## EQ_Engine
module EQ_Engine(clk, rst_n, lft_lp_out, rght_lp_out, lft_b1_out, rght_b1_out, lft_b2_out, rght_b2_out, lft_b3_out, rght_b3_out, lft_hp_out, rght_hp_out, aud_out_lft, aud_out_rght, POT_LP, POT_B1, POT_B2, POT_B3, POT_HP, VOL_POT);
For scale: roughly 16,000 cells after synthesis, ~250 flip-flops, ~270 I/O pins, ~120,000 um2 of cells after synthesis.
export LEC_CHECK = 0
export ABC_AREA = 1
export CAP_MARGIN = 20
export CORE_ASPECT_RATIO = 0.65
export CORE_MARGIN = 5
export CORE_UTILIZATION = 39
export CTS_CLUSTER_SIZE = 59
export GPL_ROUTABILITY_DRIVEN = 0
export GPL_TIMING_DRIVEN = 0
export HOLD_SLACK_MARGIN = -0.05
export PLACE_DENSITY_LB_ADDON = 0.3
export SLEW_MARGIN = 25
create_clock -name core_clock -period 16.5 [get_ports {clk}]
run.sh (not shown) runs the stock make flow with config.mk's settings and CLKGATE_MAP_FILE=.
Edit:
- ABC_AREA: 1 -> 0
- GPL_ROUTABILITY_DRIVEN: 0 -> 1
- MAX_ROUTING_LAYER: unset -> met4
- SETUP_SLACK_MARGIN: unset -> 0.96
Outcome: Design area decreases by 8.1%; hold slack gets better by 23 ps; synthesized cell count decreases by 23%; maximum frequency decreases by 9.2%; critical path depth increases by 4.
Edit:
- ABC_AREA: 0 -> unset
- CAP_MARGIN: 20 -> 10
- CORE_ASPECT_RATIO: 0.65 -> unset
- CORE_MARGIN: 5 -> 2
- CORE_UTILIZATION: 39 -> 72
- CTS_CLUSTER_SIZE: 59 -> 21
- GPL_ROUTABILITY_DRIVEN: 1 -> unset
- GPL_TIMING_DRIVEN: 0 -> unset
- HOLD_SLACK_MARGIN: -0.05 -> 0.29
- MAX_ROUTING_LAYER: met4 -> unset
- PLACE_DENSITY_LB_ADDON: 0.3 -> unset
- SETUP_SLACK_MARGIN: 0.96 -> 0.86
- SLEW_MARGIN: 25 -> 20
- clock period: 16.5 -> 6.47 ns (I/O delays scaled with it)
Result: Now the flow ran to the end with violations: setup timing. Wire length rises by 1.6%. Global-route usage rises by 18 points. Worst setup slack degrades by 3000 ps. Worst hold slack improves by 4.0 ps. Sequential cell count does not change. Sequential share of layout area falls by 0.60 points. Core utilization rises by 46 points. Non-clock buffer count rises by 1329. First-iteration DRC count rises by 7.7%. Clock skew rises by 20 ps.
Edit:
- ABC_AREA: unset -> 1
- CAP_MARGIN: 10 -> 20
- CORE_UTILIZATION: 72 -> 61
- CTS_CLUSTER_DIAMETER: unset -> 254
- CTS_CLUSTER_SIZE: 21 -> unset
- HOLD_SLACK_MARGIN: 0.29 -> unset
- PLACE_DENSITY: unset -> 0.6
- SETUP_SLACK_MARGIN: 0.86 -> unset
- clock period: 6.47 -> 5.18 ns (I/O delays scaled with it)
Effect: The new run finished but fails on setup timing. Routed wire length came out higher by 15%. Utilization came out lower by 6.3 points. Area after synthesis came out higher by 9.0%. Final area came out higher by 19%.

========
The RTL this note starts from:
==> flow/design.v <==
module band_scale(POT, audio, scaled, rst_n, clk);
input rst_n, clk;
input [11:0]POT;
input signed [15:0]audio;
output [15:0]scaled;
logic [23:0]potSq;
logic signed [12:0]signedPot; 
logic signed [28:0]FIRscaled; 
logic flagPos, flagNeg, upperZero, upperOnes;
logic [23:0] potSq_q1;
assign potSq = POT*POT;
always_ff @(posedge clk, negedge rst_n) begin
  if (!rst_n)
    potSq_q1 <= '0;
  else
    potSq_q1 <= potSq;
end
assign signedPot = {1'b0, potSq_q1[23:12]};
assign FIRscaled = signedPot * audio;
assign upperZero = !(FIRscaled[27] && FIRscaled[26] && FIRscaled[25]);
assign upperOnes = FIRscaled[27] || FIRscaled[26] || FIRscaled[25];
assign flagNeg = (FIRscaled[28] && upperZero);
assign flagPos = (!FIRscaled[28] && upperOnes);
assign scaled = flagNeg ? 16'h8000 :
		flagPos ? 16'h7FFF : 
		FIRscaled[25:10];
endmodule
module EQ_Engine(clk, rst_n, lft_lp_out, rght_lp_out, lft_b1_out, rght_b1_out, lft_b2_out, rght_b2_out, lft_b3_out, rght_b3_out, lft_hp_out, rght_hp_out, aud_out_lft, aud_out_rght, POT_LP, POT_B1, POT_B2, POT_B3, POT_HP, VOL_POT);
input clk, rst_n;
input [11:0] POT_LP, POT_B1, POT_B2, POT_B3, POT_HP, VOL_POT;
input signed [15:0] lft_lp_out, rght_lp_out, lft_b1_out, rght_b1_out, lft_b2_out, rght_b2_out, lft_b3_out, rght_b3_out, lft_hp_out, rght_hp_out;
output [15:0] aud_out_lft, aud_out_rght;
logic signed [15:0] scaled_lp_lft, scaled_b1_lft, scaled_b2_lft, scaled_b3_lft, scaled_hp_lft, scaled_lp_rght, scaled_b1_rght, scaled_b2_rght, scaled_b3_rght, scaled_hp_rght;
logic signed [15:0] scaled_lp_lft_ff, scaled_b1_lft_ff, scaled_b2_lft_ff, scaled_b3_lft_ff, scaled_hp_lft_ff, scaled_lp_rght_ff, scaled_b1_rght_ff, scaled_b2_rght_ff, scaled_b3_rght_ff, scaled_hp_rght_ff;
logic signed [15:0] band_scale_sum_lft_ff, band_scale_sum_rght_ff, band_scale_sum_rght, band_scale_sum_lft;
logic signed [28:0] aud_out_mult_lft, aud_out_mult_rght;
band_scale bsleftlp(.POT(POT_LP), .audio(lft_lp_out), .scaled(scaled_lp_lft_ff), .clk(clk), .rst_n(rst_n));
band_scale bsleftb1(.POT(POT_B1), .audio(lft_b1_out), .scaled(scaled_b1_lft_ff), .clk(clk), .rst_n(rst_n));
band_scale bsleftb2(.POT(POT_B2), .audio(lft_b2_out), .scaled(scaled_b2_lft_ff), .clk(clk), .rst_n(rst_n));
band_scale bsleftb3(.POT(POT_B3), .audio(lft_b3_out), .scaled(scaled_b3_lft_ff), .clk(clk), .rst_n(rst_n));
band_scale bslefthp(.POT(POT_HP), .audio(lft_hp_out), .scaled(scaled_hp_lft_ff), .clk(clk), .rst_n(rst_n));
assign band_scale_sum_lft_ff = (scaled_lp_lft + scaled_b1_lft + scaled_b2_lft + scaled_b3_lft + scaled_hp_lft);
assign aud_out_mult_lft = (band_scale_sum_lft * $signed({1'b0, VOL_POT}));
assign aud_out_lft = aud_out_mult_lft [27:12];
band_scale bsrightlp(.POT(POT_LP), .audio(rght_lp_out), .scaled(scaled_lp_rght_ff), .clk(clk), .rst_n(rst_n));
band_scale bsrightb1(.POT(POT_B1), .audio(rght_b1_out), .scaled(scaled_b1_rght_ff), .clk(clk), .rst_n(rst_n));
band_scale bsrightb2(.POT(POT_B2), .audio(rght_b2_out), .scaled(scaled_b2_rght_ff), .clk(clk), .rst_n(rst_n));
band_scale bsrightb3(.POT(POT_B3), .audio(rght_b3_out), .scaled(scaled_b3_rght_ff), .clk(clk), .rst_n(rst_n));
band_scale bsrighthp(.POT(POT_HP), .audio(rght_hp_out), .scaled(scaled_hp_rght_ff), .clk(clk), .rst_n(rst_n));
assign band_scale_sum_rght_ff = (scaled_lp_rght + scaled_b1_rght + scaled_b2_rght + scaled_b3_rght + scaled_hp_rght);
assign aud_out_mult_rght = (band_scale_sum_rght * $signed({1'b0, VOL_POT}));
assign aud_out_rght = aud_out_mult_rght [27:12];
always_ff @(posedge clk, negedge rst_n) begin
  if (!rst_n) begin
    scaled_lp_lft <= '0;
    scaled_b1_lft <= '0;
    scaled_b2_lft <= '0;
    scaled_b3_lft <= '0;
    scaled_hp_lft <= '0;
    scaled_lp_rght <= '0;
    scaled_b1_rght <= '0;
    scaled_b2_rght <= '0;
    scaled_b3_rght <= '0;
    scaled_hp_rght <= '0;
  end
  else begin
    scaled_lp_lft <= scaled_lp_lft_ff;
    scaled_b1_lft <= scaled_b1_lft_ff;
    scaled_b2_lft <= scaled_b2_lft_ff;
    scaled_b3_lft <= scaled_b3_lft_ff;
    scaled_hp_lft <= scaled_hp_lft_ff;
    scaled_lp_rght <= scaled_lp_rght_ff;
    scaled_b1_rght <= scaled_b1_rght_ff;
    scaled_b2_rght <= scaled_b2_rght_ff;
    scaled_b3_rght <= scaled_b3_rght_ff;
    scaled_hp_rght <= scaled_hp_rght_ff;
  end
end
always_ff @(posedge clk, negedge rst_n) begin
  if (!rst_n) begin
    band_scale_sum_lft <= '0;
    band_scale_sum_rght <= '0;
  end
  else begin
    band_scale_sum_lft <= band_scale_sum_lft_ff;
    band_scale_sum_rght <= band_scale_sum_rght_ff;
  end
end
endmodule
==> flow/config.mk <==
export PLATFORM = sky130hd
export DESIGN_NAME = EQ_Engine
export DESIGN_NICKNAME = EQ_Engine
export VERILOG_FILES = /design/flow/design.v
export SDC_FILE = /design/flow/constraint.sdc
export NUM_CORES = 4
export LEC_CHECK = 0
export CAP_MARGIN = 20
export CELL_PAD_IN_SITES_GLOBAL_PLACEMENT = 0
export CORE_MARGIN = 2
export CORE_UTILIZATION = 71
export CTS_CLUSTER_DIAMETER = 74
export CTS_CLUSTER_SIZE = 55
export GPL_ROUTABILITY_DRIVEN = 1
export GPL_TIMING_DRIVEN = 1
export MIN_ROUTING_LAYER = met1
export PLACE_DENSITY = 0.36
export SETUP_SLACK_MARGIN = 0.66
export SLEW_MARGIN = 20
export TNS_END_PERCENT = 45
==> flow/constraint.sdc <==
create_clock -name core_clock -period 6.15 [get_ports {clk}]
set_input_delay 1.2300 -clock core_clock [delete_from_list [all_inputs] [get_ports {clk}]]
set_output_delay 1.2300 -clock core_clock [all_outputs]
set_load 0.01 [all_outputs]
The first run completed, yet does not pass: negative setup slack.
Rerun with:
Settings changed: CAP_MARGIN 20 to 5, CELL_PAD_IN_SITES_GLOBAL_PLACEMENT 0 to unset, CORE_UTILIZATION 71 to 68, CTS_CLUSTER_DIAMETER 74 to 31, CTS_CLUSTER_SIZE 55 to 24, GPL_ROUTABILITY_DRIVEN 1 to unset, GPL_TIMING_DRIVEN 1 to unset, MIN_ROUTING_LAYER met1 to unset, PLACE_DENSITY 0.36 to 0.6, SETUP_SLACK_MARGIN 0.66 to unset, TNS_END_PERCENT 45 to unset.
Clock period 6.15 ns to 6.68 ns, I/O delays scaled along.
What happened:
- The new run completed, yet does not pass: negative setup slack
- global-route usage came out lower by 2.1 points
- via count shrinks slightly
- final cell count barely changes
- design area fell slightly
- hold slack loses 0.018 ns
- register-to-register slack improves by 0.56 ns
- sequential share of layout area stays flat
- die area went up by a few percent
- critical path depth is higher by 2
- worst setup slack improved by 0.36 ns
Rerun with:
Settings changed: CAP_MARGIN 5 to 20, CORE_UTILIZATION 68 to 45, CTS_CLUSTER_DIAMETER 31 to unset, CTS_CLUSTER_SIZE 24 to unset.
Clock period 6.68 ns to 11.7 ns, I/O delays scaled along.
What happened: The new run went through all stages and came out clean. Synthesized area does not change. Final area decreases by roughly a tenth. First-iteration DRC count decreases by a quarter to a third. Global-route usage drops by 13 points. Critical path depth is lower by 1. Sequential share of layout area rose by 0.65 points.

========
cedar:
// EQ_Engine: RTL as listed in full above, without the edits since
export LEC_CHECK = 0
export CAP_MARGIN = 10
export CORE_MARGIN = 2
export CORE_UTILIZATION = 72
export CTS_CLUSTER_SIZE = 21
export SETUP_SLACK_MARGIN = 0.86
export SLEW_MARGIN = 20
create_clock -name core_clock -period 6.51 [get_ports {clk}]
The flow completed for cedar, but it is not clean: the layout still shows negative setup slack.
Edits applied to the flow inputs when going from cedar to sierra:
# cedar
export LEC_CHECK = 0
export CAP_MARGIN = 10
export CORE_MARGIN = 2
export CORE_UTILIZATION = 72
export CTS_CLUSTER_SIZE = 21
export SETUP_SLACK_MARGIN = 0.86
export SLEW_MARGIN = 20
create_clock -name core_clock -period 6.51 [get_ports {clk}]
# sierra
export LEC_CHECK = 0
export CAP_MARGIN = 20
export CORE_MARGIN = 2
export CORE_UTILIZATION = 51
export PLACE_DENSITY = 0.6
export SLEW_MARGIN = 20
create_clock -name core_clock -period 11.7 [get_ports {clk}]
Results
Of cedar and sierra, the lower area added between synthesis and finish belongs to sierra.
Final core utilization (lower): sierra
When the final numbers for cedar and sierra were put side by side, the final routed wire length divided by cell count turned out to be smaller in sierra.
sierra ended with every stage complete and zero timing, DRC or antenna violations.
Compared with cedar, the router placed fewer vias in sierra.
sierra ended up with VOL_POT[8] as its critical path startpoint; cedar ended up with VOL_POT[1].
Modified inputs, ember compared to sierra
# sierra
export LEC_CHECK = 0
export CAP_MARGIN = 20
export CORE_MARGIN = 2
export CORE_UTILIZATION = 51
export PLACE_DENSITY = 0.6
export SLEW_MARGIN = 20
create_clock -name core_clock -period 11.7 [get_ports {clk}]
# ember
export LEC_CHECK = 0
export CAP_MARGIN = 20
export CORE_MARGIN = 2
export CORE_UTILIZATION = 72
export PLACE_DENSITY_LB_ADDON = 0.0
export SLEW_MARGIN = 20
create_clock -name core_clock -period 9.57 [get_ports {clk}]
Notes after the runs:
Compared to sierra, ember has non-clock buffer count 142 higher.
Delta (ember minus sierra): number of cell rows now smaller; final routed DRC violation total stayed essentially flat; worst setup slack before clock tree synthesis saw a decrease.
ember against sierra: clock network area share saw a decrease, first-pass GRT wire length fell 1.8%.

========
RTL: the design.v shown in full above, as it stands there.
==> flow/config.mk <==
export PLATFORM = sky130hd
export DESIGN_NAME = EQ_Engine
export DESIGN_NICKNAME = EQ_Engine
export VERILOG_FILES = /design/flow/design.v
export SDC_FILE = /design/flow/constraint.sdc
export NUM_CORES = 4
export LEC_CHECK = 0
export CAP_MARGIN = 20
export CELL_PAD_IN_SITES_GLOBAL_PLACEMENT = 1
export CORE_MARGIN = 5
export CORE_UTILIZATION = 72
export CTS_CLUSTER_DIAMETER = 187
export CTS_CLUSTER_SIZE = 87
export GPL_ROUTABILITY_DRIVEN = 1
export GPL_TIMING_DRIVEN = 0
export MIN_ROUTING_LAYER = met1
export PLACE_DENSITY_LB_ADDON = 0.28
export SETUP_SLACK_MARGIN = -0.44
export SLEW_MARGIN = 20
export TNS_END_PERCENT = 20
==> flow/constraint.sdc <==
create_clock -name core_clock -period 6.66 [get_ports {clk}]
set_input_delay 1.3320 -clock core_clock [delete_from_list [all_inputs] [get_ports {clk}]]
set_output_delay 1.3320 -clock core_clock [all_outputs]
set_load 0.01 [all_outputs]
The baseline stopped in 3_3_place_gp.
Next try:
CELL_PAD_IN_SITES_GLOBAL_PLACEMENT = 3   (was 1)
CORE_UTILIZATION = 58   (was 72)
CTS_CLUSTER_DIAMETER = 176   (was 187)
CTS_CLUSTER_SIZE = unset   (was 87)
MIN_ROUTING_LAYER = met2   (was met1)
PLACE_DENSITY_LB_ADDON = 0.27   (was 0.28)
SETUP_SLACK_MARGIN = unset   (was -0.44)
TNS_END_PERCENT = 45   (was 20)
Effect:
- Now the flow stopped in 3_1_place_gp_skip_io (FLW-0024)
- synthesized cell count does not change
- synthesized area does not change
- die size went up by 24%

========
Starts from the design.v that is shown in full above.
export LEC_CHECK = 0
export CAP_MARGIN = 15
export CELL_PAD_IN_SITES_GLOBAL_PLACEMENT = 0
export CORE_MARGIN = 2
export CORE_UTILIZATION = 72
export CTS_CLUSTER_DIAMETER = 376
export GPL_ROUTABILITY_DRIVEN = 1
export GPL_TIMING_DRIVEN = 1
export MAX_ROUTING_LAYER = met4
export MIN_ROUTING_LAYER = met1
export SETUP_SLACK_MARGIN = 0.69
export SLEW_MARGIN = 20
export TNS_END_PERCENT = 45
create_clock -name core_clock -period 6.66 [get_ports {clk}]
The baseline finished but fails on setup timing.
==> next run, changes <==
CAP_MARGIN = 10   (was 15)
CELL_PAD_IN_SITES_GLOBAL_PLACEMENT = unset   (was 0)
CTS_CLUSTER_DIAMETER = unset   (was 376)
GPL_ROUTABILITY_DRIVEN = unset   (was 1)
GPL_TIMING_DRIVEN = unset   (was 1)
MAX_ROUTING_LAYER = unset   (was met4)
MIN_ROUTING_LAYER = unset   (was met1)
SETUP_SLACK_MARGIN = 0.86   (was 0.69)
TNS_END_PERCENT = unset   (was 45)
clock period = 6.47 ns   (was 6.66 ns; I/O delays follow)
=>
- The new run completed, yet does not pass: setup timing
- design area rises by 1.3%
- clock skew rose by 3.1 ps
- final cell count came out higher by 0.36%
- via count grows by 1.4%
- wire length increases by 1.1%
- worst setup slack loses 140 ps
- register-to-register slack gets better by 80 ps
==> next run, changes <==
CAP_MARGIN = 15   (was 10)
CELL_PAD_IN_SITES_GLOBAL_PLACEMENT = 0   (was unset)
CORE_ASPECT_RATIO = 0.7   (was unset)
CTS_CLUSTER_DIAMETER = 217   (was unset)
GPL_ROUTABILITY_DRIVEN = 1   (was unset)
GPL_TIMING_DRIVEN = 1   (was unset)
HOLD_SLACK_MARGIN = -0.08   (was unset)
MAX_ROUTING_LAYER = met4   (was unset)
MIN_ROUTING_LAYER = met1   (was unset)
SETUP_SLACK_MARGIN = -0.62   (was 0.86)
TNS_END_PERCENT = 45   (was unset)
What happened: The changed run produced a layout that fails on setup timing. Core utilization fell by 4.3 points. Worst hold slack got worse by 26 ps. Design area shrinks by a few percent.
==> next run, changes <==
CTS_CLUSTER_DIAMETER = 376   (was 217)
SETUP_SLACK_MARGIN = 0.69   (was -0.62)
The new run finished with setup timing left; via count is higher by about 4%; clock-buffer cell count came out higher by 2; wire length came out higher by about 9%; first-iteration DRC count came out higher by 18%; setup slack improved by 4.2 ps; hold slack improves by 21 ps.
==> next run, changes <==
CAP_MARGIN = 20   (was 15)
CORE_ASPECT_RATIO = unset   (was 0.7)
CORE_UTILIZATION = 71   (was 72)
CTS_CLUSTER_DIAMETER = 74   (was 376)
CTS_CLUSTER_SIZE = 60   (was unset)
HOLD_SLACK_MARGIN = unset   (was -0.08)
MAX_ROUTING_LAYER = unset   (was met4)
PLACE_DENSITY = 0.63   (was unset)
SETUP_SLACK_MARGIN = unset   (was 0.69)
clock period = 5.27 ns   (was 6.47 ns; I/O delays follow)
The changed run finished but fails on setup timing.
Via count barely changes.
Global-route usage decreases by 2.6 points.
Clock skew grows by 26 ps.
Final cell count is higher by 1.6%.
Setup slack got worse by 740 ps.
Design area increases by 0.99%.
Die size increases by 1.4%.
Area after synthesis does not change.
Synthesized cell count does not change.
Worst hold slack got worse by 130 ps.
